<file path="config.mk">
export PLATFORM = sky130hd
export DESIGN_NAME = md5_crack
export DESIGN_NICKNAME = md5_crack
export VERILOG_FILES = /design/flow/design.v
export SDC_FILE = /design/flow/constraint.sdc
export NUM_CORES = 4
export LEC_CHECK = 0
export CAP_MARGIN = 20
export CORE_MARGIN = 2
export CORE_UTILIZATION = 72
export CTS_CLUSTER_SIZE = 90
export PLACE_DENSITY_LB_ADDON = 0.24
export SETUP_SLACK_MARGIN = -0.46
export SLEW_MARGIN = 20
export TNS_END_PERCENT = 5
</file>
<file path="run.sh">
#!/bin/bash
# the make line also repeats each setting of config.mk as NAME=value (left out here)
make -C /OpenROAD-flow-scripts/flow DESIGN_CONFIG=/design/flow/config.mk WORK_HOME=/design/flow/orfs CLKGATE_MAP_FILE= finish
</file>
<file path="design.v">
`timescale 1ns / 1ps
module mmd5(
  input clk,
  input reset,
  input [63:0]guess,
  input [6:0]itr,
  input [4:0] r,
  input [31:0] k,
  output cracked,
  output [127:0] digest
);
wire [0:127] passwd_hash = 128'hE8CD0953ABDFDE433DFEC7FAA70DF7F6;
reg [0:127] md5_guess;
assign cracked = (md5_guess==passwd_hash);
assign digest = md5_guess;
reg [31:0]a; 
reg [31:0]b; 
reg [31:0]c; 
reg [31:0]d; 
reg [6:0] nextitr;
reg [31:0]f;
reg [31:0]g;
wire [31:0]w[1:0];
assign w[0]={
  guess[39:32],
  guess[47:40],
  guess[55:48],
  guess[63:56]
};
assign w[1]={
  guess[7:0],
  guess[15:8],
  guess[23:16],
  guess[31:24]
};
function [31:0]leftrotate;
  input [31:0]x;
  input [4:0] c;
  begin
    leftrotate=((x) << (c)) | ((x) >> (32 - (c)));
  end
endfunction
integer j;
always @(posedge clk ) begin
  if(~reset)begin
  md5_guess<=0;
  nextitr <= 1;
  a<=32'h67452301;
  b<=32'hefcdab89;
  c<=32'h98badcfe;
  d<=32'h10325476;
  end
  else if(itr==nextitr)begin
    if(itr<=67)nextitr<=itr+1;
    else nextitr<=0;
    if(itr==0)begin
      a<=32'h67452301;
      b<=32'hefcdab89;
      c<=32'h98badcfe;
      d<=32'h10325476;
    end
    else if(itr>0 && itr<65)begin
      if(itr<=16)begin
        f = (b & c) | ((~b) & d);
        g = itr-1;
      end
      else if(itr<=32)begin
        f = (d & b) | ((~d) & c);
        g = (5*(itr-1)+1 ) & 32'd15;
      end
      else if(itr<=48)begin
        f = b ^ c ^ d;
        g = (3*(itr-1) +5) & 32'd15;
      end
      else if(itr<=64)begin
        f = c ^ (b | (~d));
        g = (7*(itr-1)) & 32'd15;
      end
      d <= c;
      c <= b;
      b <= b + leftrotate((a + f + k + ((g<=1)? w[g]:((g==2)? 128 : ((g==14)? 32'd64:0)))), r); 
      a <= d;
    end 
    if( itr == 65 )begin
      a<= 32'h67452301 + a;
      b<= 32'hefcdab89 + b;
      c<= 32'h98badcfe + c;
      d<= 32'h10325476 + d;
    end 
    if( itr == 66 )begin
      for( j = 0 ; j < 4 ; j = j+1 )begin
        md5_guess[8*(j+0)+:8]<=a[8*j+:8];
        md5_guess[8*(j+4)+:8]<=b[8*j+:8];
        md5_guess[8*(j+8)+:8]<=c[8*j+:8];
        md5_guess[8*(j+12)+:8]<=d[8*j+:8];
      end
    end 
  end
end
endmodule
module md5_crack(
  input          clk,
  input          reset_n,
  input          in_valid,
  output         in_ready,
  input  [63:0]  guess,
  output         out_valid,
  output [127:0] digest,
  output         cracked
);
reg  [6:0]  itr;
reg         busy;
reg  [63:0] guess_q;
wire [5:0]  ridx = (itr>0 && itr<65)? itr-1:63;
function [31:0] kconst;
  input [5:0] i;
  begin
    case (i)
      6'd0: kconst = 32'hd76aa478;
      6'd1: kconst = 32'he8c7b756;
      6'd2: kconst = 32'h242070db;
      6'd3: kconst = 32'hc1bdceee;
      6'd4: kconst = 32'hf57c0faf;
      6'd5: kconst = 32'h4787c62a;
      6'd6: kconst = 32'ha8304613;
      6'd7: kconst = 32'hfd469501;
      6'd8: kconst = 32'h698098d8;
      6'd9: kconst = 32'h8b44f7af;
      6'd10: kconst = 32'hffff5bb1;
      6'd11: kconst = 32'h895cd7be;
      6'd12: kconst = 32'h6b901122;
      6'd13: kconst = 32'hfd987193;
      6'd14: kconst = 32'ha679438e;
      6'd15: kconst = 32'h49b40821;
      6'd16: kconst = 32'hf61e2562;
      6'd17: kconst = 32'hc040b340;
      6'd18: kconst = 32'h265e5a51;
      6'd19: kconst = 32'he9b6c7aa;
      6'd20: kconst = 32'hd62f105d;
      6'd21: kconst = 32'h02441453;
      6'd22: kconst = 32'hd8a1e681;
      6'd23: kconst = 32'he7d3fbc8;
      6'd24: kconst = 32'h21e1cde6;
      6'd25: kconst = 32'hc33707d6;
      6'd26: kconst = 32'hf4d50d87;
      6'd27: kconst = 32'h455a14ed;
      6'd28: kconst = 32'ha9e3e905;
      6'd29: kconst = 32'hfcefa3f8;
      6'd30: kconst = 32'h676f02d9;
      6'd31: kconst = 32'h8d2a4c8a;
      6'd32: kconst = 32'hfffa3942;
      6'd33: kconst = 32'h8771f681;
      6'd34: kconst = 32'h6d9d6122;
      6'd35: kconst = 32'hfde5380c;
      6'd36: kconst = 32'ha4beea44;
      6'd37: kconst = 32'h4bdecfa9;
      6'd38: kconst = 32'hf6bb4b60;
      6'd39: kconst = 32'hbebfbc70;
      6'd40: kconst = 32'h289b7ec6;
      6'd41: kconst = 32'heaa127fa;
      6'd42: kconst = 32'hd4ef3085;
      6'd43: kconst = 32'h04881d05;
      6'd44: kconst = 32'hd9d4d039;
      6'd45: kconst = 32'he6db99e5;
      6'd46: kconst = 32'h1fa27cf8;
      6'd47: kconst = 32'hc4ac5665;
      6'd48: kconst = 32'hf4292244;
      6'd49: kconst = 32'h432aff97;
      6'd50: kconst = 32'hab9423a7;
      6'd51: kconst = 32'hfc93a039;
      6'd52: kconst = 32'h655b59c3;
      6'd53: kconst = 32'h8f0ccc92;
      6'd54: kconst = 32'hffeff47d;
      6'd55: kconst = 32'h85845dd1;
      6'd56: kconst = 32'h6fa87e4f;
      6'd57: kconst = 32'hfe2ce6e0;
      6'd58: kconst = 32'ha3014314;
      6'd59: kconst = 32'h4e0811a1;
      6'd60: kconst = 32'hf7537e82;
      6'd61: kconst = 32'hbd3af235;
      6'd62: kconst = 32'h2ad7d2bb;
      6'd63: kconst = 32'heb86d391;
      default: kconst = 32'h0;
    endcase
  end
endfunction
function [4:0] rconst;
  input [5:0] i;
  begin
    case (i)
      6'd0: rconst = 5'd7;
      6'd1: rconst = 5'd12;
      6'd2: rconst = 5'd17;
      6'd3: rconst = 5'd22;
      6'd4: rconst = 5'd7;
      6'd5: rconst = 5'd12;
      6'd6: rconst = 5'd17;
      6'd7: rconst = 5'd22;
      6'd8: rconst = 5'd7;
      6'd9: rconst = 5'd12;
      6'd10: rconst = 5'd17;
      6'd11: rconst = 5'd22;
      6'd12: rconst = 5'd7;
      6'd13: rconst = 5'd12;
      6'd14: rconst = 5'd17;
      6'd15: rconst = 5'd22;
      6'd16: rconst = 5'd5;
      6'd17: rconst = 5'd9;
      6'd18: rconst = 5'd14;
      6'd19: rconst = 5'd20;
      6'd20: rconst = 5'd5;
      6'd21: rconst = 5'd9;
      6'd22: rconst = 5'd14;
      6'd23: rconst = 5'd20;
      6'd24: rconst = 5'd5;
      6'd25: rconst = 5'd9;
      6'd26: rconst = 5'd14;
      6'd27: rconst = 5'd20;
      6'd28: rconst = 5'd5;
      6'd29: rconst = 5'd9;
      6'd30: rconst = 5'd14;
      6'd31: rconst = 5'd20;
      6'd32: rconst = 5'd4;
      6'd33: rconst = 5'd11;
      6'd34: rconst = 5'd16;
      6'd35: rconst = 5'd23;
      6'd36: rconst = 5'd4;
      6'd37: rconst = 5'd11;
      6'd38: rconst = 5'd16;
      6'd39: rconst = 5'd23;
      6'd40: rconst = 5'd4;
      6'd41: rconst = 5'd11;
      6'd42: rconst = 5'd16;
      6'd43: rconst = 5'd23;
      6'd44: rconst = 5'd4;
      6'd45: rconst = 5'd11;
      6'd46: rconst = 5'd16;
      6'd47: rconst = 5'd23;
      6'd48: rconst = 5'd6;
      6'd49: rconst = 5'd10;
      6'd50: rconst = 5'd15;
      6'd51: rconst = 5'd21;
      6'd52: rconst = 5'd6;
      6'd53: rconst = 5'd10;
      6'd54: rconst = 5'd15;
      6'd55: rconst = 5'd21;
      6'd56: rconst = 5'd6;
      6'd57: rconst = 5'd10;
      6'd58: rconst = 5'd15;
      6'd59: rconst = 5'd21;
      6'd60: rconst = 5'd6;
      6'd61: rconst = 5'd10;
      6'd62: rconst = 5'd15;
      6'd63: rconst = 5'd21;
      default: rconst = 5'd0;
    endcase
  end
endfunction
wire [4:0]  rchoose = rconst(ridx);
wire [31:0] kchoose = kconst(ridx);
assign in_ready  = ~busy | (itr==68);
assign out_valid = busy & (itr==67);
always @(posedge clk) begin
  if (~reset_n) begin
    busy <= 0;
    itr  <= 68;
  end
  else if (in_valid && in_ready) begin
    busy    <= 1;
    itr     <= 0;
    guess_q <= guess;
  end
  else if (busy) begin
    if (itr==68) busy <= 0;
    else itr <= itr+1;
  end
end
mmd5 cracker(
  .clk(clk),
  .reset(reset_n),
  .guess(guess_q),
  .itr(itr),
  .r(rchoose),
  .k(kchoose),
  .cracked(cracked),
  .digest(digest)
);
endmodule
</file>
<file path="constraint.sdc">
create_clock -name core_clock -period 8.08 [get_ports {clk}]
set_input_delay 1.6160 -clock core_clock [delete_from_list [all_inputs] [get_ports {clk}]]
set_output_delay 1.6160 -clock core_clock [all_outputs]
set_load 0.01 [all_outputs]
</file>
==> ds_physical_params.txt, run 1 <==
Summary of implementation characteristics

Parameter                              Value

Floorplanning
  Die outline width .................. 218 um
  Number of placement rows .................. 78
  Count of pins on the block boundary .................. 198
  Overall die area .................. 47300 um2
  Floorplan die height .................. 218 um
  Core region area .................. 45200 um2
  Floorplan Utilization .................. 72.6%

Place
  Port buffer count .................. 197
  Cell area reported after detailed placement .................. 40400 um2
  Half-perimeter wire length of the detailed placement result .................. 114000 um
  RD Place Congestion .................. 1.33

CTS
  H-tree levels .................. 2
  TritonCTS Buffers .................. 42
  Max Root-Sink Buffers .................. 3
  Number of clock sinks .................. 399
  CTS Hold Buffers Added .................. 0
  Buffer cell driving the clock tree root .................. sky130_fd_sc_hd__clkbuf_16

Logic synthesis
  Cell area after synthesis .................. 32800 um2
  Number of flops mapped to enable cells by yosys .................. 128
  Chip Area, Yosys .................. 32800 um2
  Top post-synthesis cells by area .................. sky130_fd_sc_hd__dfxtp_1, sky130_fd_sc_hd__edfxtp_1, sky130_fd_sc_hd__nand2_1
  Post-synthesis share of cell area spent on and-or and or-and gates .................. 29.1%
  Library cells used by synthesis .................. 89
  Adder and majority cell fraction of the synthesized area .................. 8.51%
  Fraction of the yosys area taken by sequential cells .................. 28.2%
  Net count after synthesis .................. 4591
  Area share of and/or/nand/nor cells after synthesis .................. 18.2%
  Cell count after synthesis .................. 4341
  Registers, synthesis .................. 399
  Library cell with the highest instance count after synthesis .................. sky130_fd_sc_hd__nand2_1
  Biggest area consumer among synthesized cells .................. sky130_fd_sc_hd__dfxtp_1
  Area fraction of the dominant cell type after synthesis .................. 16.5%
  Tally of yosys warning messages .................. 2
  Synth Area in XOR/XNOR .................. 4.41%
  Syn_area_per_cell .................. 7.56 um2
  Top cells by count .................. sky130_fd_sc_hd__nand2_1, sky130_fd_sc_hd__a21oi_1, sky130_fd_sc_hd__nor2_1, sky130_fd_sc_hd__o21ai_0, sky130_fd_sc_hd__clkbuf_1
  Synth mux share .................. 4.55%
  Largest family of logic cells by area .................. AND-OR/OR-AND gates
  Post-synthesis cell count from yosys .................. 4341
  Share of async-settable or async-resettable flops after synthesis .................. 0%
  Most used DFF post-synth .................. sky130_fd_sc_hd__dfxtp_1

Run status
  Result of the run .................. did not finish
  First error line in the log .................. [ERROR GRT-0116] Global routing finished with congestion. Check the congestion regions in the DRC Viewer.
  Stage where the run ended .................. 5_1_grt

Global routing
  Remaining Overflow, GRT .................. 2663
  All-layer global routing usage .................. 102%
[routing by layer]
layer | global-route usage [%] | GRT overflow
met1 | 95.4 | 219
met2 | 113 | 1415
met3 | 94.2 | 286
met4 | 109 | 706
met5 | 84.2 | 37
[stage by stage]
stage,cells,total power (uW),worst slack (ps),hold slack (ps),setup TNS (ps)
detailed placement,5518,15300,-1700,460,-34570
floorplan,4341,9660,-1140,445,-17650
CTS,5613,18300,-1390,474,-31910
global placement,5518,14700,-911,451,-14790
[timing repair]
| item | 4_1_cts |
|---|---|
| resized | 76 |
| pin swaps | 52 |
| endpoints found under the setup margin | 32 |
| setup buffers | 18 |
==> run 2: changes to the inputs <==
- CTS_CLUSTER_SIZE: 90 -> 98
- PLACE_DENSITY: unset -> 0.4
- PLACE_DENSITY_LB_ADDON: 0.24 -> unset
- SETUP_SLACK_MARGIN: -0.46 -> unset
- TNS_END_PERCENT: 5 -> 10
- clock period: 8.08 -> 7.8 ns (I/O delays scaled with it)
==> ds_physical_params.txt, run 2 <==
Summary of implementation characteristics

Parameter                              Value

Place
  Cell area reported after detailed placement .................. 41000 um2 (was 40400 um2)
  Half-perimeter wire length of the detailed placement result .................. 112000 um (was 114000 um)
  RD Place Congestion .................. 1.25 (was 1.33)
  Port buffer count .................. 197 (unchanged)
  Worst slack, placed .................. -1950 ps (was -1700 ps)

Logic synthesis
  Cell area after synthesis .................. 32800 um2 (unchanged)
  Share of async-settable or async-resettable flops after synthesis .................. 0% (unchanged)
  Net count after synthesis .................. 4591 (unchanged)
  Area share of and/or/nand/nor cells after synthesis .................. 18.2% (unchanged)
  Largest family of logic cells by area .................. AND-OR/OR-AND gates (unchanged)
  Area fraction of the dominant cell type after synthesis .................. 16.5% (unchanged)
  Number of flops mapped to enable cells by yosys .................. 128 (unchanged)
  Post-synthesis cell count from yosys .................. 4341 (unchanged)
  Top cells by count .................. sky130_fd_sc_hd__nand2_1, sky130_fd_sc_hd__a21oi_1, sky130_fd_sc_hd__nor2_1, sky130_fd_sc_hd__o21ai_0, sky130_fd_sc_hd__clkbuf_1 (unchanged)
  Registers, synthesis .................. 399 (unchanged)
  Fraction of the yosys area taken by sequential cells .................. 28.2% (unchanged)
  Tally of yosys warning messages .................. 2 (unchanged)
  Synth Area in XOR/XNOR .................. 4.41% (unchanged)
  Syn_area_per_cell .................. 7.56 um2 (unchanged)
  Biggest area consumer among synthesized cells .................. sky130_fd_sc_hd__dfxtp_1 (unchanged)
  Post-synthesis share of cell area spent on and-or and or-and gates .................. 29.1% (unchanged)
  Library cell with the highest instance count after synthesis .................. sky130_fd_sc_hd__nand2_1 (unchanged)
  Cell count after synthesis .................. 4341 (unchanged)
  Chip Area, Yosys .................. 32800 um2 (unchanged)
  Adder and majority cell fraction of the synthesized area .................. 8.51% (unchanged)
  Top post-synthesis cells by area .................. sky130_fd_sc_hd__dfxtp_1, sky130_fd_sc_hd__edfxtp_1, sky130_fd_sc_hd__nand2_1 (unchanged)
  Library cells used by synthesis .................. 89 (unchanged)
  Synth mux share .................. 4.55% (unchanged)
  Most used DFF post-synth .................. sky130_fd_sc_hd__dfxtp_1 (unchanged)

Run status
  Result of the run .................. did not finish (unchanged)
  Stage where the run ended .................. 5_1_grt (unchanged)
  First error line in the log .................. [ERROR GRT-0116] Global routing finished with congestion. Check the congestion regions in the DRC Viewer. (unchanged)

Floorplanning
  Floorplan die height .................. 218 um (unchanged)
  Count of pins on the block boundary .................. 198 (unchanged)
  Core region area .................. 45200 um2 (unchanged)
  Die outline width .................. 218 um (unchanged)
  Floorplan Utilization .................. 72.6% (unchanged)
  Overall die area .................. 47300 um2 (unchanged)
  Number of placement rows .................. 78 (unchanged)

Global routing
  All-layer global routing usage .................. 90.4%
  Remaining Overflow, GRT .................. 490

CTS
  Max Root-Sink Buffers .................. 3 (unchanged)
  Buffer cell driving the clock tree root .................. sky130_fd_sc_hd__clkbuf_16 (unchanged)
  TritonCTS Buffers .................. 42 (unchanged)
  H-tree levels .................. 2 (unchanged)
  Number of clock sinks .................. 399 (unchanged)
==> run 2: through the flow <==
stage          std cells  setup TNS, ps
3_3_place_gp        5586         -26150
2_1_floorplan       4341         -25460
3_5_place_dp        5586         -39690
4_1_cts             5686         -32660
==> run 2: layer usage <==
metal	track usage [%]	overflow
met3	83.8	50
met1	88.7	20
met4	92.3	185
met2	99.4	226
met5	64.0	9
==> run 2: timing repair <==
| action | in CTS |
|---|---|
| resized | 99 |
| buffers inserted | 25 |
| setup endpoints to repair | 32 |
| pin swaps | 71 |
| hold buffers | 0 |
==> run 3: changes to the inputs <==
- ABC_AREA: unset -> 1
- CAP_MARGIN: 20 -> 30
- CELL_PAD_IN_SITES_DETAIL_PLACEMENT: unset -> 2
- CORE_ASPECT_RATIO: unset -> 1.76
- CORE_UTILIZATION: 72 -> 17
- CTS_CLUSTER_DIAMETER: unset -> 41
- CTS_CLUSTER_SIZE: 98 -> 58
- GPL_ROUTABILITY_DRIVEN: unset -> 1
- GPL_TIMING_DRIVEN: unset -> 0
- HOLD_SLACK_MARGIN: unset -> 0.17
- MAX_ROUTING_LAYER: unset -> met4
- PLACE_DENSITY: 0.4 -> 0.56
- SETUP_SLACK_MARGIN: unset -> -0.76
- SLEW_MARGIN: 20 -> 5
- TNS_END_PERCENT: 10 -> 75
- clock period: 7.8 -> 9.79 ns (I/O delays scaled with it)
==> ds_physical_params.txt, run 3 <==
Implementation parameters

Parameter                              Value

Power
  Internal power .................. 5820 uW
  Maximum VDD drop .................. 0.000198 V
  Static leakage .................. 0.0165 uW
  Clock group share of total power .................. 17.7%
  Highest-power group .................. combinational cells
  Power in the clock group .................. 2370 uW
  Register share of total power .................. 13.2%
  Power of the combinational group .................. 9230 uW
  Seq pwr .................. 1760 uW
  Fraction of power spent switching nets .................. 56.4%
  Share of power burned in combinational logic .................. 69.1%
  Switching power of the nets .................. 7540 uW
  Overall power consumption .................. 13400 uW
  PwrDens .................. 319 nW/um2

CTS
  H-tree levels .................. 2 (unchanged)
  Clock insertion delay at the later pin of the skew report .................. 750 ps
  Buffer cell driving the clock tree root .................. sky130_fd_sc_hd__clkbuf_16 (unchanged)
  Max Root-Sink Buffers .................. 3 (unchanged)
  CTS Hold Buffers Added .................. 0 (unchanged)
  Clk pin slew, worst setup/hold paths .................. 70 ps
  TritonCTS Buffers .................. 61 (was 42)
  Number of clock sinks .................. 399 (unchanged)
  TritonCTS clock tree .................. yes

Min path
  Type of the tightest min-delay check .................. reg -> reg
  Launch instance of the worst min-delay path .................. cracker.md5_guess[61]
  Hold Path Sink .................. cracker.md5_guess[61]
  Number of cells on the worst hold path .................. 2

Logic synthesis
  Number of flops mapped to enable cells by yosys .................. 128 (unchanged)
  Library cells used by synthesis .................. 75 (was 89)
  Cell area after synthesis .................. 32000 um2 (was 32800 um2)
  Area share of and/or/nand/nor cells after synthesis .................. 22.7% (was 18.2%)
  Largest family of logic cells by area .................. AND-OR/OR-AND gates (unchanged)
  Synth mux share .................. 0.384% (was 4.55%)
  Library cell with the highest instance count after synthesis .................. sky130_fd_sc_hd__nand2_1 (unchanged)
  Adder and majority cell fraction of the synthesized area .................. 8.74% (was 8.51%)
  Tally of yosys warning messages .................. 2 (unchanged)
  Area fraction of the dominant cell type after synthesis .................. 17.0% (was 16.5%)
  Top post-synthesis cells by area .................. sky130_fd_sc_hd__dfxtp_1, sky130_fd_sc_hd__edfxtp_1, sky130_fd_sc_hd__nand2_1 (unchanged)
  Synth Area in XOR/XNOR .................. 2.79% (was 4.41%)
  Syn_area_per_cell .................. 6.81 um2 (was 7.56 um2)
  Most used DFF post-synth .................. sky130_fd_sc_hd__dfxtp_1 (unchanged)
  Cell count after synthesis .................. 4691 (was 4341)
  Top cells by count .................. sky130_fd_sc_hd__nand2_1, sky130_fd_sc_hd__inv_1, sky130_fd_sc_hd__a21oi_1, sky130_fd_sc_hd__o21ai_0, sky130_fd_sc_hd__nor2_1 (was sky130_fd_sc_hd__nand2_1, sky130_fd_sc_hd__a21oi_1, sky130_fd_sc_hd__nor2_1, sky130_fd_sc_hd__o21ai_0, sky130_fd_sc_hd__clkbuf_1)
  Post-synthesis cell count from yosys .................. 4691 (was 4341)
  Registers, synthesis .................. 399 (unchanged)
  Chip Area, Yosys .................. 32000 um2 (was 32800 um2)
  Fraction of the yosys area taken by sequential cells .................. 29.0% (was 28.2%)
  Biggest area consumer among synthesized cells .................. sky130_fd_sc_hd__dfxtp_1 (unchanged)
  Post-synthesis share of cell area spent on and-or and or-and gates .................. 25.3% (was 29.1%)
  Net count after synthesis .................. 4941 (was 4591)
  Share of async-settable or async-resettable flops after synthesis .................. 0% (unchanged)

Timing
  Worst Setup Slack, final .................. -994 ps
  Unrepaired setup endpoints after global routing .................. yes
  Final Hold Vio Count .................. 0
  Fin. max-slew vios .................. 0
  Worst hold-check slack .................. 464 ps
  Slew at the pin with the worst max-slew slack .................. 1380 ps
  Post-Route Skew .................. 62.0 ps
  Number of setup violations in the final report .................. 23
  Setup Total Neg Slack .................. -12430 ps
  Slew headroom .................. 8.21%
  Highest clock rate .................. 92.7 MHz
  Share of the clock period used by the worst path after layout .................. 110%
  Post-layout minimum cycle time .................. 10780 ps

Global routing
  Maximum number of pins on one net before global-route repair .................. 34
  All-layer global routing usage .................. 24.4%
  Number of global-route vias before repair .................. 42434
  Remaining Overflow, GRT .................. 0
  Initial antenna violation count .................. 15
  First-pass GRT wire length .................. 322000 um

Setup path
  Worst path depth .................. 63
  Critical path start-end classification .................. reg -> reg
  Most frequent cell on the critical path .................. sky130_fd_sc_hd__nand2_1
  Cell with the largest stage delay on the worst path .................. sky130_fd_sc_hd__fa_1
  Crit. Startpoint .................. itr[0]
  Reg2Reg Setup Slack .................. -990 ps
  Largest fanout on the critical path .................. 10
  Reg2reg start .................. itr[0]
  Endpoint of the most critical register-to-register path .................. cracker.b[25]
  CP Launch Type .................. flop
  Category of the worst setup path capture point .................. flop
  End point of the critical path .................. cracker.b[25]
  Data arrival time of the worst path .................. 11340 ps
  Family with the most delay on the worst path .................. simple AND/OR/NAND/NOR gates
  Count of buffer and inverter cells on the critical path .................. 9
  R2r worst-path depth .................. 63
  CP required .................. 10340 ps
  Critical Path Max Stage Delay .................. 510 ps

Detailed routing
  First-iteration detailed-routing DRC count .................. 3125
  DRC violation count after routing .................. 0
  Total wire length after detailed routing .................. 239000 um
  Via count .................. 39719
  Pre-Repair DR Iteration Count .................. 8
  Antenna-violating nets left .................. 0
  Drt via density .................. 5.24
  Drt wl/cell .................. 31.5 um

Place
  Port buffer count .................. 197 (unchanged)
  RD Place Congestion .................. 1.07 (was 1.25)
  Cell area reported after detailed placement .................. 37400 um2 (was 41000 um2)
  Cell total after placement .................. 7369 (was 5586)
  Half-perimeter wire length of the detailed placement result .................. 182000 um (was 112000 um)

Floorplanning
  Floorplan Utilization .................. 17.1% (was 72.6%)
  Core region area .................. 187000 um2 (was 45200 um2)
  Overall die area .................. 192000 um2 (was 47300 um2)
  Die outline width .................. 331 um (was 218 um)
  Floorplan die height .................. 579 um (was 218 um)
  Number of placement rows .................. 211 (was 78)
  Count of pins on the block boundary .................. 198 (unchanged)

Job
  Tool warnings .................. 69
  Max-cap check violation count .................. 0

Layout
  Final standard cell count with taps included and fillers excluded .................. 7576
  Number of nets in the layout .................. 5315
  Final instance area .................. 41900 um2
  Growth of design area from synthesis to finish .................. 31.0%

Run status
  Result of the run .................. complete, but fails checks (was did not finish)
  Set of violated layout checks .................... setup timing
[run 3: area by class of cell]
class                   instances  area (um2)
multi-input cells            3391       20500
well taps                    2449        3060
flip-flops and latches        399        9280
diodes                         11        27.5
inverters                     629        2410
plain buffers                 249        1100
clock buffers                  65        1560
fillers                     22114      145000
clock inverters                49         583
repair inverters                1        16.3
repair buffers                333        3320
[run 3: what timing repair did]
action                                  4_1_cts  5_1_grt
pin swaps                                    30       64
gates resized                               228      149
endpoints found under the setup margin       32       23
cloned                                        2        0
buffers inserted                             39       50
hold endpoints to repair                      0        0
[run 3: per-layer routing]
layer | share of wire, % | wire, um | vias up | global-route usage (%)
met5 | 0 | 0 | - | -
met1 | 33 | 77800 | 19592 | 22.6
met4 | 13 | 30000 | 0 | 24.1
li1 | - | - | 16706 | -
met3 | 7.0 | 16700 | 1220 | 4.78
met2 | 48 | 114000 | 2201 | 41.5
[run 3: metrics by stage]
stage,setup WS [ps],utilization [%]
after floorplan,505,-
after global placement,-4670,19.8
after detailed placement,-5150,20.0
after CTS,-766,21.8
after global routing,-1240,22.4
final,-994,22.4
==> run 4: changes to the inputs <==
- ABC_AREA: 1 -> unset
- CAP_MARGIN: 30 -> 40
- CELL_PAD_IN_SITES_DETAIL_PLACEMENT: 2 -> 1
- CELL_PAD_IN_SITES_GLOBAL_PLACEMENT: unset -> 2
- CORE_ASPECT_RATIO: 1.76 -> unset
- CORE_MARGIN: 2 -> 8
- CORE_UTILIZATION: 17 -> 15
- CTS_CLUSTER_DIAMETER: 41 -> 319
- CTS_CLUSTER_SIZE: 58 -> unset
- GPL_ROUTABILITY_DRIVEN: 1 -> 0
- GPL_TIMING_DRIVEN: 0 -> 1
- HOLD_SLACK_MARGIN: 0.17 -> unset
- MAX_ROUTING_LAYER: met4 -> unset
- MIN_ROUTING_LAYER: unset -> met1
- PLACE_DENSITY: 0.56 -> unset
- PLACE_DENSITY_LB_ADDON: unset -> 0.25
- SETUP_SLACK_MARGIN: -0.76 -> unset
- SLEW_MARGIN: 5 -> 20
- TNS_END_PERCENT: 75 -> unset
- clock period: 9.79 -> 5.78 ns (I/O delays scaled with it)
==> ds_physical_params.txt, run 4 <==
Implementation parameters

Parameter                              Value

Run status
  Result of the run .................. complete, but fails checks (unchanged)
  Set of violated layout checks .................... setup timing (unchanged)

Detailed routing
  Antenna-violating nets left .................. 0 (unchanged)
  Pre-Repair DR Iteration Count .................. 5 (was 8)
  Via count .................. 38069 (was 39719)
  DRC violation count after routing .................. 0 (unchanged)
  First-iteration detailed-routing DRC count .................. 2318 (was 3125)
  Drt wl/cell .................. 24.1 um (was 31.5 um)
  Total wire length after detailed routing .................. 200000 um (was 239000 um)
  Drt via density .................. 4.58 (was 5.24)

Logic synthesis
  Biggest area consumer among synthesized cells .................. sky130_fd_sc_hd__dfxtp_1 (unchanged)
  Synth Area in XOR/XNOR .................. 4.41% (was 2.79%)
  Library cell with the highest instance count after synthesis .................. sky130_fd_sc_hd__nand2_1 (unchanged)
  Share of async-settable or async-resettable flops after synthesis .................. 0% (unchanged)
  Area fraction of the dominant cell type after synthesis .................. 16.5% (was 17.0%)
  Largest family of logic cells by area .................. AND-OR/OR-AND gates (unchanged)
  Number of flops mapped to enable cells by yosys .................. 128 (unchanged)
  Registers, synthesis .................. 399 (unchanged)
  Most used DFF post-synth .................. sky130_fd_sc_hd__dfxtp_1 (unchanged)
  Fraction of the yosys area taken by sequential cells .................. 28.2% (was 29.0%)
  Post-synthesis share of cell area spent on and-or and or-and gates .................. 29.1% (was 25.3%)
  Chip Area, Yosys .................. 32800 um2 (was 32000 um2)
  Syn_area_per_cell .................. 7.56 um2 (was 6.81 um2)
  Tally of yosys warning messages .................. 2 (unchanged)
  Area share of and/or/nand/nor cells after synthesis .................. 18.2% (was 22.7%)
  Adder and majority cell fraction of the synthesized area .................. 8.51% (was 8.74%)
  Library cells used by synthesis .................. 89 (was 75)
  Top post-synthesis cells by area .................. sky130_fd_sc_hd__dfxtp_1, sky130_fd_sc_hd__edfxtp_1, sky130_fd_sc_hd__nand2_1 (unchanged)
  Top cells by count .................. sky130_fd_sc_hd__nand2_1, sky130_fd_sc_hd__a21oi_1, sky130_fd_sc_hd__nor2_1, sky130_fd_sc_hd__o21ai_0, sky130_fd_sc_hd__clkbuf_1 (was sky130_fd_sc_hd__nand2_1, sky130_fd_sc_hd__inv_1, sky130_fd_sc_hd__a21oi_1, sky130_fd_sc_hd__o21ai_0, sky130_fd_sc_hd__nor2_1)
  Post-synthesis cell count from yosys .................. 4341 (was 4691)
  Synth mux share .................. 4.55% (was 0.384%)
  Cell count after synthesis .................. 4341 (was 4691)
  Cell area after synthesis .................. 32800 um2 (was 32000 um2)
  Net count after synthesis .................. 4591 (was 4941)

CTS
  Max Root-Sink Buffers .................. 3 (unchanged)
  H-tree levels .................. 2 (unchanged)
  CTS Hold Buffers Added .................. 0 (unchanged)
  Clk pin slew, worst setup/hold paths .................. 60 ps (was 70 ps)
  Buffer cell driving the clock tree root .................. sky130_fd_sc_hd__clkbuf_16 (unchanged)
  TritonCTS clock tree .................. yes (unchanged)
  TritonCTS Buffers .................. 50 (was 61)
  Clock insertion delay at the later pin of the skew report .................. 680 ps (was 750 ps)
  Number of clock sinks .................. 399 (unchanged)

Power
  Share of power burned in combinational logic .................. 79.6% (was 69.1%)
  Fraction of power spent switching nets .................. 45.2% (was 56.4%)
  Overall power consumption .................. 32500 uW (was 13400 uW)
  PwrDens .................. 645 nW/um2 (was 319 nW/um2)
  Static leakage .................. 0.0198 uW (was 0.0165 uW)
  Clock group share of total power .................. 11.2% (was 17.7%)
  Seq pwr .................. 2990 uW (was 1760 uW)
  Power in the clock group .................. 3640 uW (was 2370 uW)
  Switching power of the nets .................. 14700 uW (was 7540 uW)
  Register share of total power .................. 9.2% (was 13.2%)
  Power of the combinational group .................. 25900 uW (was 9230 uW)
  Highest-power group .................. combinational cells (unchanged)
  Maximum VDD drop .................. 0.000479 V (was 0.000198 V)
  Internal power .................. 17800 uW (was 5820 uW)

Floorplanning
  Overall die area .................. 234000 um2 (was 192000 um2)
  Floorplan die height .................. 484 um (was 579 um)
  Number of placement rows .................. 171 (was 211)
  Core region area .................. 217000 um2 (was 187000 um2)
  Count of pins on the block boundary .................. 198 (unchanged)
  Floorplan Utilization .................. 15.1% (was 17.1%)
  Die outline width .................. 484 um (was 331 um)

Timing
  Unrepaired setup endpoints after global routing .................. yes (unchanged)
  Post-layout minimum cycle time .................. 9600 ps (was 10780 ps)
  Number of setup violations in the final report .................. 32 (was 23)
  Share of the clock period used by the worst path after layout .................. 166% (was 110%)
  Worst Setup Slack, final .................. -3820 ps (was -994 ps)
  Post-Route Skew .................. 53.6 ps (was 62.0 ps)
  Slew at the pin with the worst max-slew slack .................. 923 ps (was 1380 ps)
  Fin. max-slew vios .................. 0 (unchanged)
  Slew headroom .................. 37.9% (was 8.21%)
  Highest clock rate .................. 104 MHz (was 92.7 MHz)
  Setup Total Neg Slack .................. -104390 ps (was -12430 ps)
  Worst hold-check slack .................. 469 ps (was 464 ps)
  Final Hold Vio Count .................. 0 (unchanged)

Min path
  Number of cells on the worst hold path .................. 2 (unchanged)
  Launch instance of the worst min-delay path .................. cracker.md5_guess[124] (was cracker.md5_guess[61])
  Hold Path Sink .................. cracker.md5_guess[124] (was cracker.md5_guess[61])
  Type of the tightest min-delay check .................. reg -> reg (unchanged)

Setup path
  CP Launch Type .................. flop (unchanged)
  Largest fanout on the critical path .................. 8 (was 10)
  Critical Path Max Stage Delay .................. 530 ps (was 510 ps)
  Cell with the largest stage delay on the worst path .................. sky130_fd_sc_hd__fa_1 (unchanged)
  Most frequent cell on the critical path .................. sky130_fd_sc_hd__buf_4 (was sky130_fd_sc_hd__nand2_1)
  Endpoint of the most critical register-to-register path .................. cracker.b[17] (was cracker.b[25])
  Crit. Startpoint .................. itr[2] (was itr[0])
  CP required .................. 6320 ps (was 10340 ps)
  Critical path start-end classification .................. reg -> reg (unchanged)
  Category of the worst setup path capture point .................. flop (unchanged)
  Reg2reg start .................. itr[2] (was itr[0])
  R2r worst-path depth .................. 40 (was 63)
  End point of the critical path .................. cracker.b[17] (was cracker.b[25])
  Family with the most delay on the worst path .................. AND-OR/OR-AND gates (was simple AND/OR/NAND/NOR gates)
  Data arrival time of the worst path .................. 10140 ps (was 11340 ps)
  Count of buffer and inverter cells on the critical path .................. 9 (unchanged)
  Worst path depth .................. 40 (was 63)
  Reg2Reg Setup Slack .................. -3820 ps (was -990 ps)

Job
  Tool warnings .................. 76 (was 69)
  Max-cap check violation count .................. 0 (unchanged)

Layout
  Final standard cell count with taps included and fillers excluded .................. 8314 (was 7576)
  Footprint of the multi-input gates .................. 23200 um2 (was 20500 um2)
  Number of nets in the layout .................. 5667 (was 5315)
  Storage cell area .................. 9270 um2 (was 9280 um2)
  Growth of design area from synthesis to finish .................. 53.7% (was 31.0%)
  # fillers .................. 25771 (was 22114)

Global routing
  All-layer global routing usage .................. 16.2% (was 24.4%)
  First-pass GRT wire length .................. 287000 um (was 322000 um)
  Number of global-route vias before repair .................. 39286 (was 42434)
  Remaining Overflow, GRT .................. 0 (unchanged)
  Initial antenna violation count .................. 4 (was 15)
  Maximum number of pins on one net before global-route repair .................. 127 (was 34)

Place
  Half-perimeter wire length of the detailed placement result .................. 158000 um (was 182000 um)
  Port buffer count .................. 197 (unchanged)
  Cell total after placement .................. 8162 (was 7369)
==> run 4: repair_timing <==
| item | in CTS | in global routing |
|---|---|---|
| setup endpoints to repair | 32 | 32 |
| resized | 171 | 149 |
| pin swaps | 112 | 146 |
| buffers inserted | 41 | 34 |
| cloned | 1 | 1 |
==> run 4: through the flow <==
stage                     area, um2  util (%)  setup WS (ps)
after floorplan               33200         -          -3430
after global placement        46400      21.3          -4120
after detailed placement      46400      21.4          -4240
after CTS                     49500      22.8          -3780
after global routing          50400      23.2          -4230
final                         50500      23.2          -3820
==> run 4: routing by layer <==
layer  share of wire [%]  vias to the layer above  track usage (%)
met4                 3.2                        2             4.54
li1                    -                    17825                -
met2                  46                      711             26.8
met1                  48                    19321             22.4
met3                 3.3                      210             1.58
met5              0.0065                        -                0
==> run 4: layout make-up <==
cell class                 count  share of cell area (%)
multi-input combinational   3331                    46.0
timing repair buffer        1402                    23.0
sequential                   399                    18.4
tap                         2854                    7.08
clock buffer                  72                    3.04
inverter                     233                    1.75
clock inverter                21                   0.660
antenna                        2                 0.00992
==> run 5: changes to the inputs <==
- CAP_MARGIN: 40 -> 20
- CELL_PAD_IN_SITES_DETAIL_PLACEMENT: 1 -> unset
- CELL_PAD_IN_SITES_GLOBAL_PLACEMENT: 2 -> unset
- CORE_MARGIN: 8 -> 2
- CORE_UTILIZATION: 15 -> 58
- CTS_CLUSTER_DIAMETER: 319 -> unset
- CTS_CLUSTER_SIZE: unset -> 43
- GPL_ROUTABILITY_DRIVEN: 0 -> unset
- GPL_TIMING_DRIVEN: 1 -> unset
- MIN_ROUTING_LAYER: met1 -> unset
- PLACE_DENSITY_LB_ADDON: 0.25 -> unset
- TNS_END_PERCENT: unset -> 5
- clock period: 5.78 -> 5.45 ns (I/O delays scaled with it)
==> ds_physical_params.txt, run 5 <==
Implementation parameters

Parameter                              Value

Run status
  Result of the run .................. complete, but fails checks (unchanged)
  Set of violated layout checks .................... setup timing (unchanged)

Floorplanning
  Core region area .................. 56200 um2 (was 217000 um2)
  Count of pins on the block boundary .................. 198 (unchanged)
  Overall die area .................. 58500 um2 (was 234000 um2)
  Floorplan die height .................. 242 um (was 484 um)
  Die outline width .................. 242 um (was 484 um)
  Floorplan Utilization .................. 58.4% (was 15.1%)
  Number of placement rows .................. 87 (was 171)

Setup path
  Category of the worst setup path capture point .................. flop (unchanged)
  Critical path start-end classification .................. reg -> reg (unchanged)
  CP Launch Type .................. flop (unchanged)
  Largest fanout on the critical path .................. 5 (was 8)
  Worst path depth .................. 49 (was 40)
  Family with the most delay on the worst path .................. AND-OR/OR-AND gates (unchanged)
  CP required .................. 5960 ps (was 6320 ps)
  Cell with the largest stage delay on the worst path .................. sky130_fd_sc_hd__fa_1 (unchanged)
  Reg2Reg Setup Slack .................. -4280 ps (was -3820 ps)
  Critical Path Max Stage Delay .................. 540 ps (was 530 ps)
  Endpoint of the most critical register-to-register path .................. cracker.b[31] (was cracker.b[17])
  Most frequent cell on the critical path .................. sky130_fd_sc_hd__buf_4 (unchanged)
  End point of the critical path .................. cracker.b[31] (was cracker.b[17])
  Data arrival time of the worst path .................. 10250 ps (was 10140 ps)
  Reg2reg start .................. itr[1] (was itr[2])
  R2r worst-path depth .................. 49 (was 40)
  Count of buffer and inverter cells on the critical path .................. 11 (was 9)
  Crit. Startpoint .................. itr[1] (was itr[2])

Min path
  Type of the tightest min-delay check .................. reg -> reg (unchanged)
  Number of cells on the worst hold path .................. 2 (unchanged)
  Launch instance of the worst min-delay path .................. cracker.md5_guess[105] (was cracker.md5_guess[124])
  Hold Path Sink .................. cracker.md5_guess[105] (was cracker.md5_guess[124])

Logic synthesis
  Library cell with the highest instance count after synthesis .................. sky130_fd_sc_hd__nand2_1 (unchanged)
  Post-synthesis cell count from yosys .................. 4341 (unchanged)
  Net count after synthesis .................. 4591 (unchanged)
  Top post-synthesis cells by area .................. sky130_fd_sc_hd__dfxtp_1, sky130_fd_sc_hd__edfxtp_1, sky130_fd_sc_hd__nand2_1 (unchanged)
  Tally of yosys warning messages .................. 2 (unchanged)
  Post-synthesis share of cell area spent on and-or and or-and gates .................. 29.1% (unchanged)
  Chip Area, Yosys .................. 32800 um2 (unchanged)
  Top cells by count .................. sky130_fd_sc_hd__nand2_1, sky130_fd_sc_hd__a21oi_1, sky130_fd_sc_hd__nor2_1, sky130_fd_sc_hd__o21ai_0, sky130_fd_sc_hd__clkbuf_1 (unchanged)
  Cell area after synthesis .................. 32800 um2 (unchanged)
  Number of flops mapped to enable cells by yosys .................. 128 (unchanged)
  Adder and majority cell fraction of the synthesized area .................. 8.51% (unchanged)
  Registers, synthesis .................. 399 (unchanged)
  Cell count after synthesis .................. 4341 (unchanged)
  Area fraction of the dominant cell type after synthesis .................. 16.5% (unchanged)
  Synth Area in XOR/XNOR .................. 4.41% (unchanged)
  Library cells used by synthesis .................. 89 (unchanged)
  Largest family of logic cells by area .................. AND-OR/OR-AND gates (unchanged)
  Most used DFF post-synth .................. sky130_fd_sc_hd__dfxtp_1 (unchanged)
  Fraction of the yosys area taken by sequential cells .................. 28.2% (unchanged)
  Syn_area_per_cell .................. 7.56 um2 (unchanged)
  Biggest area consumer among synthesized cells .................. sky130_fd_sc_hd__dfxtp_1 (unchanged)
  Area share of and/or/nand/nor cells after synthesis .................. 18.2% (unchanged)
  Synth mux share .................. 4.55% (unchanged)
  Share of async-settable or async-resettable flops after synthesis .................. 0% (unchanged)

Detailed routing
  Via count .................. 42254 (was 38069)
  Drt wl/cell .................. 26.8 um (was 24.1 um)
  Antenna-violating nets left .................. 0 (unchanged)
  Drt via density .................. 6.92 (was 4.58)
  DRC violation count after routing .................. 0 (unchanged)
  Pre-Repair DR Iteration Count .................. 9 (was 5)
  Total wire length after detailed routing .................. 164000 um (was 200000 um)
  First-iteration detailed-routing DRC count .................. 7373 (was 2318)

CTS
  Clk pin slew, worst setup/hold paths .................. 60 ps (about the same)
  Max Root-Sink Buffers .................. 3 (unchanged)
  Number of clock sinks .................. 399 (unchanged)
  TritonCTS Buffers .................. 44 (was 50)
  TritonCTS clock tree .................. yes (unchanged)
  Clock insertion delay at the later pin of the skew report .................. 650 ps (was 680 ps)
  Buffer cell driving the clock tree root .................. sky130_fd_sc_hd__clkbuf_16 (unchanged)
  H-tree levels .................. 2 (unchanged)

Timing
  Unrepaired setup endpoints after global routing .................. yes (unchanged)
  Slew at the pin with the worst max-slew slack .................. 1170 ps (was 923 ps)
  Number of setup violations in the final report .................. 32 (unchanged)
  Post-Route Skew .................. 48.8 ps (was 53.6 ps)
  Share of the clock period used by the worst path after layout .................. 179% (was 166%)
  Final Hold Vio Count .................. 0 (unchanged)
  Slew headroom .................. 21.8% (was 37.9%)
  Highest clock rate .................. 103 MHz (was 104 MHz)
  Post-layout minimum cycle time .................. 9730 ps (was 9600 ps)
  Worst Setup Slack, final .................. -4280 ps (was -3820 ps)
  Fin. max-slew vios .................. 0 (unchanged)

Global routing
  Remaining Overflow, GRT .................. 0 (unchanged)
  Maximum number of pins on one net before global-route repair .................. 100 (was 127)
  First-pass GRT wire length .................. 240000 um (was 287000 um)
  All-layer global routing usage .................. 53.1% (was 16.2%)
  Number of global-route vias before repair .................. 39801 (was 39286)
  Initial antenna violation count .................. 3 (was 4)

Power
  Highest-power group .................. combinational cells (unchanged)
  Power of the combinational group .................. 23900 uW (was 25900 uW)
  Power in the clock group .................. 3130 uW (was 3640 uW)
  Overall power consumption .................. 30200 uW (was 32500 uW)
  Register share of total power .................. 10.5% (was 9.2%)
  Switching power of the nets .................. 13900 uW (was 14700 uW)
  Static leakage .................. 0.0189 uW (was 0.0198 uW)
  Seq pwr .................. 3160 uW (was 2990 uW)
  Share of power burned in combinational logic .................. 79.1% (was 79.6%)
  Maximum VDD drop .................. 0.000976 V (was 0.000479 V)
  Fraction of power spent switching nets .................. 46.2% (was 45.2%)
  Internal power .................. 16300 uW (was 17800 uW)
  Clock group share of total power .................. 10.4% (was 11.2%)
  PwrDens .................. 659 nW/um2 (was 645 nW/um2)

Layout
  End-of-flow core utilization .................. 81.6% (was 23.2%)
  Number of nets in the layout .................. 5564 (was 5667)
  # fillers .................. 3480 (was 25771)
  Footprint of the multi-input gates .................. 22600 um2 (was 23200 um2)
  Storage cell area .................. 9270 um2 (unchanged)
  Growth of design area from synthesis to finish .................. 39.6% (was 53.7%)

Place
  RD Place Congestion .................. 1.05
  Port buffer count .................. 197 (unchanged)
  Half-perimeter wire length of the detailed placement result .................. 118000 um (was 158000 um)

Job
  Max-cap check violation count .................. 0 (unchanged)
  Tool warnings .................. 72 (was 76)
-- run 5: what timing repair did --
action,CTS,global route
pin swaps,86,73
setup endpoints to repair,32,32
cloned,1,0
endpoints found under the hold margin,0,0
hold buffers,0,0
setup buffers,26,15
resized,107,86
-- run 5: layout make-up --
| type | instances | share of cell area (%) |
|---|---|---|
| Multi-Input combinational cell | 3331 | 49.2 |
| Timing Repair Buffer | 1305 | 23.3 |
| Sequential cell | 399 | 20.2 |
| Clock buffer | 63 | 2.81 |
| Tap cell | 756 | 2.06 |
| Inverter | 233 | 1.93 |
| Clock inverter | 16 | 0.445 |
| Antenna cell | 6 | 0.0328 |
-- run 5: stage by stage --
step / std cells / instance area (um2) / hold slack, ps / TNS [ps] / worst slack, ps
floorplan: 4341 / 33200 / 445 / -200740 / -3760
global placement: 5985 / 43000 / 451 / -105220 / -3760
detailed placement: 5985 / 43000 / 456 / -114820 / -4160
CTS: 6090 / 45300 / 470 / -105020 / -3790
finish: 6109 / 45800 / 471 / -119060 / -4280
global route: 6103 / 45800 / 495 / -127300 / -4560
-- run 5: routing by layer --
| metal | track usage [%] | part of all wire, % | routed length, um | vias to the layer above |
|---|---|---|---|---|
| li1 | - | - | - | 17629 |
| met1 | 66.6 | 35 | 57200 | 19496 |
| met2 | 75.2 | 40 | 64900 | 4020 |
| met3 | 21.7 | 17 | 27700 | 1099 |
| met4 | 34.2 | 8.5 | 14000 | 10 |
| met5 | 0 | 0.14 | 233 | - |
==> run 6: changes to the inputs <==
- ABC_AREA: unset -> 1
- CAP_MARGIN: 20 -> 15
- CORE_ASPECT_RATIO: unset -> 1.31
- CORE_UTILIZATION: 58 -> 41
- CTS_CLUSTER_SIZE: 43 -> 18
- MAX_ROUTING_LAYER: unset -> met5
- PLACE_DENSITY_LB_ADDON: unset -> 0.24
- SLEW_MARGIN: 20 -> 15
- TNS_END_PERCENT: 5 -> unset
- clock period: 5.45 -> 10.0 ns (I/O delays scaled with it)
==> ds_physical_params.txt, run 6 <==
Implementation parameters

Parameter                              Value

Place
  Worst slack, placed .................. 145 ps (was -4160 ps)
  Half-perimeter wire length of the detailed placement result .................. 118000 um (about the same)
  RD Place Congestion .................. 1.04 (was 1.05)
  Cell total after placement .................. 5977 (was 5985)
  Port buffer count .................. 197 (unchanged)

CTS
  TritonCTS Buffers .................. 45 (was 44)
  Clk pin slew, worst setup/hold paths .................. 60 ps (about the same)
  Max Root-Sink Buffers .................. 3 (unchanged)
  Clock insertion delay at the later pin of the skew report .................. 640 ps (was 650 ps)
  TritonCTS clock tree .................. yes (unchanged)
  H-tree levels .................. 2 (unchanged)
  Number of clock sinks .................. 399 (unchanged)
  Buffer cell driving the clock tree root .................. sky130_fd_sc_hd__clkbuf_16 (unchanged)

Floorplanning
  Floorplan die height .................. 324 um (was 242 um)
  Count of pins on the block boundary .................. 198 (unchanged)
  Die outline width .................. 248 um (was 242 um)
  Floorplan Utilization .................. 41.3% (was 58.4%)
  Overall die area .................. 80200 um2 (was 58500 um2)
  Number of placement rows .................. 117 (was 87)
  Core region area .................. 77400 um2 (was 56200 um2)

Power
  Switching power of the nets .................. 5640 uW (was 13900 uW)
  Power in the clock group .................. 1750 uW (was 3130 uW)
  Maximum VDD drop .................. 0.000184 V (was 0.000976 V)
  Overall power consumption .................. 11400 uW (was 30200 uW)
  PwrDens .................. 296 nW/um2 (was 659 nW/um2)
  Internal power .................. 5800 uW (was 16300 uW)
  Highest-power group .................. combinational cells (unchanged)
  Clock group share of total power .................. 15.3% (was 10.4%)
  Share of power burned in combinational logic .................. 69.6% (was 79.1%)
  Static leakage .................. 0.0166 uW (was 0.0189 uW)
  Fraction of power spent switching nets .................. 49.3% (was 46.2%)
  Register share of total power .................. 15.1% (was 10.5%)
  Power of the combinational group .................. 7960 uW (was 23900 uW)
  Seq pwr .................. 1730 uW (was 3160 uW)

Setup path
  Endpoint of the most critical register-to-register path .................. cracker.b[29] (was cracker.b[31])
  Critical Path Max Stage Delay .................. 540 ps (about the same)
  CP required .................. 10500 ps (was 5960 ps)
  Category of the worst setup path capture point .................. flop (unchanged)
  Reg2Reg Setup Slack .................. 630 ps (was -4280 ps)
  Critical path start-end classification .................. reg -> reg (unchanged)
  CP Launch Type .................. flop (unchanged)
  End point of the critical path .................. cracker.b[29] (was cracker.b[31])
  Reg2reg start .................. itr[0] (was itr[1])
  Cell with the largest stage delay on the worst path .................. sky130_fd_sc_hd__fa_1 (unchanged)
  Family with the most delay on the worst path .................. simple AND/OR/NAND/NOR gates (was AND-OR/OR-AND gates)
  Crit. Startpoint .................. itr[0] (was itr[1])
  Most frequent cell on the critical path .................. sky130_fd_sc_hd__nand2_1 (was sky130_fd_sc_hd__buf_4)
  R2r worst-path depth .................. 62 (was 49)
  Data arrival time of the worst path .................. 9860 ps (was 10250 ps)
  Count of buffer and inverter cells on the critical path .................. 6 (was 11)
  Worst path depth .................. 62 (was 49)
  Largest fanout on the critical path .................. 9 (was 5)

Timing
  Share of the clock period used by the worst path after layout .................. 93.7% (was 179%)
  Post-Route Skew .................. 26.1 ps (was 48.8 ps)
  Worst Setup Slack, final .................. 631 ps (was -4280 ps)
  Post-layout minimum cycle time .................. 9370 ps (was 9730 ps)
  Final Hold Vio Count .................. 0 (unchanged)
  Slew at the pin with the worst max-slew slack .................. 1180 ps (was 1170 ps)
  Fin. max-slew vios .................. 0 (unchanged)
  Slew headroom .................. 21.2% (was 21.8%)
  Highest clock rate .................. 107 MHz (was 103 MHz)
  Number of setup violations in the final report .................. 0 (was 32)
  Setup Total Neg Slack .................. 0 ps (was -119060 ps)

Logic synthesis
  Library cells used by synthesis .................. 75 (was 89)
  Area fraction of the dominant cell type after synthesis .................. 17.0% (was 16.5%)
  Top cells by count .................. sky130_fd_sc_hd__nand2_1, sky130_fd_sc_hd__inv_1, sky130_fd_sc_hd__a21oi_1, sky130_fd_sc_hd__o21ai_0, sky130_fd_sc_hd__nor2_1 (was sky130_fd_sc_hd__nand2_1, sky130_fd_sc_hd__a21oi_1, sky130_fd_sc_hd__nor2_1, sky130_fd_sc_hd__o21ai_0, sky130_fd_sc_hd__clkbuf_1)
  Top post-synthesis cells by area .................. sky130_fd_sc_hd__dfxtp_1, sky130_fd_sc_hd__edfxtp_1, sky130_fd_sc_hd__nand2_1 (unchanged)
  Biggest area consumer among synthesized cells .................. sky130_fd_sc_hd__dfxtp_1 (unchanged)
  Cell count after synthesis .................. 4691 (was 4341)
  Largest family of logic cells by area .................. AND-OR/OR-AND gates (unchanged)
  Post-synthesis cell count from yosys .................. 4691 (was 4341)
  Library cell with the highest instance count after synthesis .................. sky130_fd_sc_hd__nand2_1 (unchanged)
  Post-synthesis share of cell area spent on and-or and or-and gates .................. 25.3% (was 29.1%)
  Chip Area, Yosys .................. 32000 um2 (was 32800 um2)
  Adder and majority cell fraction of the synthesized area .................. 8.74% (was 8.51%)
  Registers, synthesis .................. 399 (unchanged)
  Cell area after synthesis .................. 32000 um2 (was 32800 um2)
  Share of async-settable or async-resettable flops after synthesis .................. 0% (unchanged)
  Net count after synthesis .................. 4941 (was 4591)
  Synth Area in XOR/XNOR .................. 2.79% (was 4.41%)
  Tally of yosys warning messages .................. 2 (unchanged)
  Most used DFF post-synth .................. sky130_fd_sc_hd__dfxtp_1 (unchanged)
  Syn_area_per_cell .................. 6.81 um2 (was 7.56 um2)
  Fraction of the yosys area taken by sequential cells .................. 29.0% (was 28.2%)
  Number of flops mapped to enable cells by yosys .................. 128 (unchanged)
  Area share of and/or/nand/nor cells after synthesis .................. 22.7% (was 18.2%)
  Synth mux share .................. 0.384% (was 4.55%)

Layout
  Number of nets in the layout .................. 5265 (was 5564)
  End-of-flow core utilization .................. 49.8% (was 81.6%)
  Growth of design area from synthesis to finish .................. 20.7% (was 39.6%)
  Final standard cell count with taps included and fillers excluded .................. 6061 (was 6109)

Job
  Tool warnings .................. 71 (was 72)
  Max-cap check violation count .................. 0 (unchanged)

Detailed routing
  First-iteration detailed-routing DRC count .................. 3525 (was 7373)
  Pre-Repair DR Iteration Count .................. 8 (was 9)
  Via count .................. 35209 (was 42254)
  # diodes .................. 0 (was 6)
  DRC violation count after routing .................. 0 (unchanged)
  Drt via density .................. 5.81 (was 6.92)
  Antenna-violating nets left .................. 0 (unchanged)
  Drt wl/cell .................. 24.9 um (was 26.8 um)
  Total wire length after detailed routing .................. 151000 um (was 164000 um)

Min path
  Hold Path Sink .................. cracker.md5_guess[17] (was cracker.md5_guess[105])
  Launch instance of the worst min-delay path .................. cracker.md5_guess[17] (was cracker.md5_guess[105])
  Number of cells on the worst hold path .................. 2 (unchanged)
  Type of the tightest min-delay check .................. reg -> reg (unchanged)

Global routing
  Initial antenna violation count .................. 4 (was 3)
  Maximum number of pins on one net before global-route repair .................. 132 (was 100)
  Number of global-route vias before repair .................. 33841 (was 39801)
  First-pass GRT wire length .................. 218000 um (was 240000 um)
  Remaining Overflow, GRT .................. 0 (unchanged)
  All-layer global routing usage .................. 36.9% (was 53.1%)

Run status
  Result of the run .................. timing/DRC/antenna clean (was complete, but fails checks)
run 6: metrics by stage:
step	cell area, um2	hold WS, ps
6_report	38600	460
5_1_grt	38600	484
4_1_cts	38400	464
3_3_place_gp	36800	450
3_5_place_dp	36800	454
2_1_floorplan	32000	454
run 6: area by class of cell:
| class | count | area (um2) |
|---|---|---|
| fill | 7959 | 38900 |
| multi-input combinational | 3391 | 19400 |
| sequential | 399 | 9280 |
| timing repair buffer | 549 | 4730 |
| inverter | 629 | 2370 |
| clock buffer | 69 | 1380 |
| tap | 1011 | 1260 |
| clock inverter | 13 | 143 |
run 6: metal layers:
layer | up-vias | wire, um | GRT usage (%)
met5 | - | 34 | 0
met3 | 542 | 11300 | 6.30
met2 | 1683 | 72100 | 63.3
met1 | 16397 | 52000 | 39.3
met4 | 6 | 15500 | 31.2
li1 | 16581 | - | -
run 6: repair_timing:
item,CTS,global route
hold buffers,0,0
endpoints found under the setup margin,0,24
resized,0,61
buffers inserted,0,1
==> run 7: changes to the inputs <==
- CAP_MARGIN: 15 -> 20
- CORE_ASPECT_RATIO: 1.31 -> 0.91
- PLACE_DENSITY_LB_ADDON: 0.24 -> unset
==> ds_physical_params.txt, run 7 <==
Implementation parameters

Parameter                              Value

Floorplanning
  Count of pins on the block boundary .................. 198 (unchanged)
  Floorplan Utilization .................. 41.5% (was 41.3%)
  Floorplan die height .................. 270 um (was 324 um)
  Die outline width .................. 297 um (was 248 um)
  Overall die area .................. 80200 um2 (about the same)
  Number of placement rows .................. 97 (was 117)
  Core region area .................. 77100 um2 (was 77400 um2)

CTS
  Clock insertion delay at the later pin of the skew report .................. 620 ps (was 640 ps)
  Buffer cell driving the clock tree root .................. sky130_fd_sc_hd__clkbuf_16 (unchanged)
  TritonCTS Buffers .................. 47 (was 45)
  CTS Hold Buffers Added .................. 0 (unchanged)
  Number of clock sinks .................. 399 (unchanged)
  TritonCTS clock tree .................. yes (unchanged)
  Clk pin slew, worst setup/hold paths .................. 60 ps (about the same)
  H-tree levels .................. 2 (unchanged)
  Max Root-Sink Buffers .................. 3 (unchanged)

Setup path
  Cell with the largest stage delay on the worst path .................. sky130_fd_sc_hd__o41ai_1 (was sky130_fd_sc_hd__fa_1)
  End point of the critical path .................. cracker.b[30] (was cracker.b[29])
  Reg2reg start .................. itr[0] (unchanged)
  Family with the most delay on the worst path .................. simple AND/OR/NAND/NOR gates (unchanged)
  CP required .................. 10460 ps (was 10500 ps)
  Count of buffer and inverter cells on the critical path .................. 11 (was 6)
  Critical path start-end classification .................. reg -> reg (unchanged)
  Endpoint of the most critical register-to-register path .................. cracker.b[30] (was cracker.b[29])
  Crit. Startpoint .................. itr[0] (unchanged)
  Data arrival time of the worst path .................. 9890 ps (was 9860 ps)
  Reg2Reg Setup Slack .................. 570 ps (was 630 ps)
  CP Launch Type .................. flop (unchanged)
  Worst path depth .................. 62 (unchanged)
  Most frequent cell on the critical path .................. sky130_fd_sc_hd__nand2_1 (unchanged)
  R2r worst-path depth .................. 62 (unchanged)
  Category of the worst setup path capture point .................. flop (unchanged)
  Critical Path Max Stage Delay .................. 370 ps (was 540 ps)
  Largest fanout on the critical path .................. 13 (was 9)

Detailed routing
  DRC violation count after routing .................. 0 (unchanged)
  Total wire length after detailed routing .................. 138000 um (was 151000 um)
  Antenna-violating nets left .................. 0 (unchanged)
  Drt wl/cell .................. 23.2 um (was 24.9 um)
  First-iteration detailed-routing DRC count .................. 4176 (was 3525)
  Drt via density .................. 5.87 (was 5.81)
  Pre-Repair DR Iteration Count .................. 6 (was 8)
  Via count .................. 34855 (was 35209)

Logic synthesis
  Area fraction of the dominant cell type after synthesis .................. 17.0% (unchanged)
  Syn_area_per_cell .................. 6.81 um2 (unchanged)
  Net count after synthesis .................. 4941 (unchanged)
  Synth mux share .................. 0.384% (unchanged)
  Post-synthesis share of cell area spent on and-or and or-and gates .................. 25.3% (unchanged)
  Tally of yosys warning messages .................. 2 (unchanged)
  Top post-synthesis cells by area .................. sky130_fd_sc_hd__dfxtp_1, sky130_fd_sc_hd__edfxtp_1, sky130_fd_sc_hd__nand2_1 (unchanged)
  Most used DFF post-synth .................. sky130_fd_sc_hd__dfxtp_1 (unchanged)
  Cell count after synthesis .................. 4691 (unchanged)
  Biggest area consumer among synthesized cells .................. sky130_fd_sc_hd__dfxtp_1 (unchanged)
  Library cell with the highest instance count after synthesis .................. sky130_fd_sc_hd__nand2_1 (unchanged)
  Cell area after synthesis .................. 32000 um2 (unchanged)
  Synth Area in XOR/XNOR .................. 2.79% (unchanged)
  Fraction of the yosys area taken by sequential cells .................. 29.0% (unchanged)
  Top cells by count .................. sky130_fd_sc_hd__nand2_1, sky130_fd_sc_hd__inv_1, sky130_fd_sc_hd__a21oi_1, sky130_fd_sc_hd__o21ai_0, sky130_fd_sc_hd__nor2_1 (unchanged)
  Library cells used by synthesis .................. 75 (unchanged)
  Adder and majority cell fraction of the synthesized area .................. 8.74% (unchanged)
  Share of async-settable or async-resettable flops after synthesis .................. 0% (unchanged)
  Number of flops mapped to enable cells by yosys .................. 128 (unchanged)
  Area share of and/or/nand/nor cells after synthesis .................. 22.7% (unchanged)
  Registers, synthesis .................. 399 (unchanged)
  Largest family of logic cells by area .................. AND-OR/OR-AND gates (unchanged)
  Chip Area, Yosys .................. 32000 um2 (unchanged)
  Post-synthesis cell count from yosys .................. 4691 (unchanged)

Timing
  Slew headroom .................. 30.3% (was 21.2%)
  Fin. max-slew vios .................. 0 (unchanged)
  Post-Route Skew .................. 35.0 ps (was 26.1 ps)
  Share of the clock period used by the worst path after layout .................. 94.3% (was 93.7%)
  Worst hold-check slack .................. 466 ps (was 460 ps)
  Slew at the pin with the worst max-slew slack .................. 1040 ps (was 1180 ps)
  Number of setup violations in the final report .................. 0 (unchanged)
  Setup Total Neg Slack .................. 0 ps (unchanged)
  Highest clock rate .................. 106 MHz (was 107 MHz)
  Final Hold Vio Count .................. 0 (unchanged)
  Post-layout minimum cycle time .................. 9430 ps (was 9370 ps)

Global routing
  First-pass GRT wire length .................. 204000 um (was 218000 um)
  Remaining Overflow, GRT .................. 0 (unchanged)
  Number of global-route vias before repair .................. 31512 (was 33841)
  All-layer global routing usage .................. 33.5% (was 36.9%)
  Maximum number of pins on one net before global-route repair .................. 107 (was 132)
  Initial antenna violation count .................. 3 (was 4)

Layout
  Growth of design area from synthesis to finish .................. 17.5% (was 20.7%)
  Number of nets in the layout .................. 5105 (was 5265)
  # fillers .................. 7869 (was 7959)
  End-of-flow core utilization .................. 48.7% (was 49.8%)

Job
  Max-cap check violation count .................. 0 (unchanged)
  Tool warnings .................. 70 (was 71)

Power
  Power in the clock group .................. 1810 uW (was 1750 uW)
  Share of power burned in combinational logic .................. 66.3% (was 69.6%)
  Maximum VDD drop .................. 0.000148 V (was 0.000184 V)
  Internal power .................. 5180 uW (was 5800 uW)
  Power of the combinational group .................. 6970 uW (was 7960 uW)
  PwrDens .................. 280 nW/um2 (was 296 nW/um2)
  Fraction of power spent switching nets .................. 50.7% (was 49.3%)
  Seq pwr .................. 1720 uW (was 1730 uW)
  Static leakage .................. 0.0158 uW (was 0.0166 uW)
  Clock group share of total power .................. 17.3% (was 15.3%)
  Register share of total power .................. 16.4% (was 15.1%)
  Switching power of the nets .................. 5330 uW (was 5640 uW)
  Overall power consumption .................. 10500 uW (was 11400 uW)
  Highest-power group .................. combinational cells (unchanged)

Min path
  Hold Path Sink .................. cracker.md5_guess[61] (was cracker.md5_guess[17])
  Type of the tightest min-delay check .................. reg -> reg (unchanged)
  Launch instance of the worst min-delay path .................. cracker.md5_guess[61] (was cracker.md5_guess[17])
  Number of cells on the worst hold path .................. 2 (unchanged)

Place
  Port buffer count .................. 197 (unchanged)
  RD Place Congestion .................. 1.03 (was 1.04)
  Half-perimeter wire length of the detailed placement result .................. 105000 um (was 118000 um)

Run status
  Result of the run .................. timing/DRC/antenna clean (unchanged)
run 7: timing repair:
action | 4_1_cts | 5_1_grt
buffers inserted | 0 | 10
gates resized | 0 | 94
setup endpoints to repair | 0 | 23
run 7: stage by stage:
step / worst slack [ps] / cell area [um2] / cells
2_1_floorplan: 715 / 32000 / 4691
3_3_place_gp: 368 / 35500 / 5834
3_5_place_dp: 185 / 35500 / 5834
4_1_cts: 171 / 37100 / 5922
5_1_grt: -60.2 / 37500 / 5933
6_report: 566 / 37600 / 5935
run 7: final cells by class:
cell class	count	area [um2]	area share [%]
multi-input cells	3391	19500	52.0
repair buffers	387	3470	9.23
diodes	2	5.00	0.0133
clock inverters	22	259	0.690
clock buffers	66	1360	3.63
well taps	1039	1300	3.46
flip-flops and latches	399	9270	24.7
inverters	629	2380	6.33
run 7: layer usage:
| layer | global-route usage [%] | routed length (um) |
|---|---|---|
| met4 | 15.0 | 7330 |
| met2 | 50.8 | 59100 |
| met5 | 0 | 0 |
| met1 | 46.7 | 58400 |
| met3 | 5.44 | 12800 |
Power figures rest on the tool's default switching activity, not on a simulated workload.
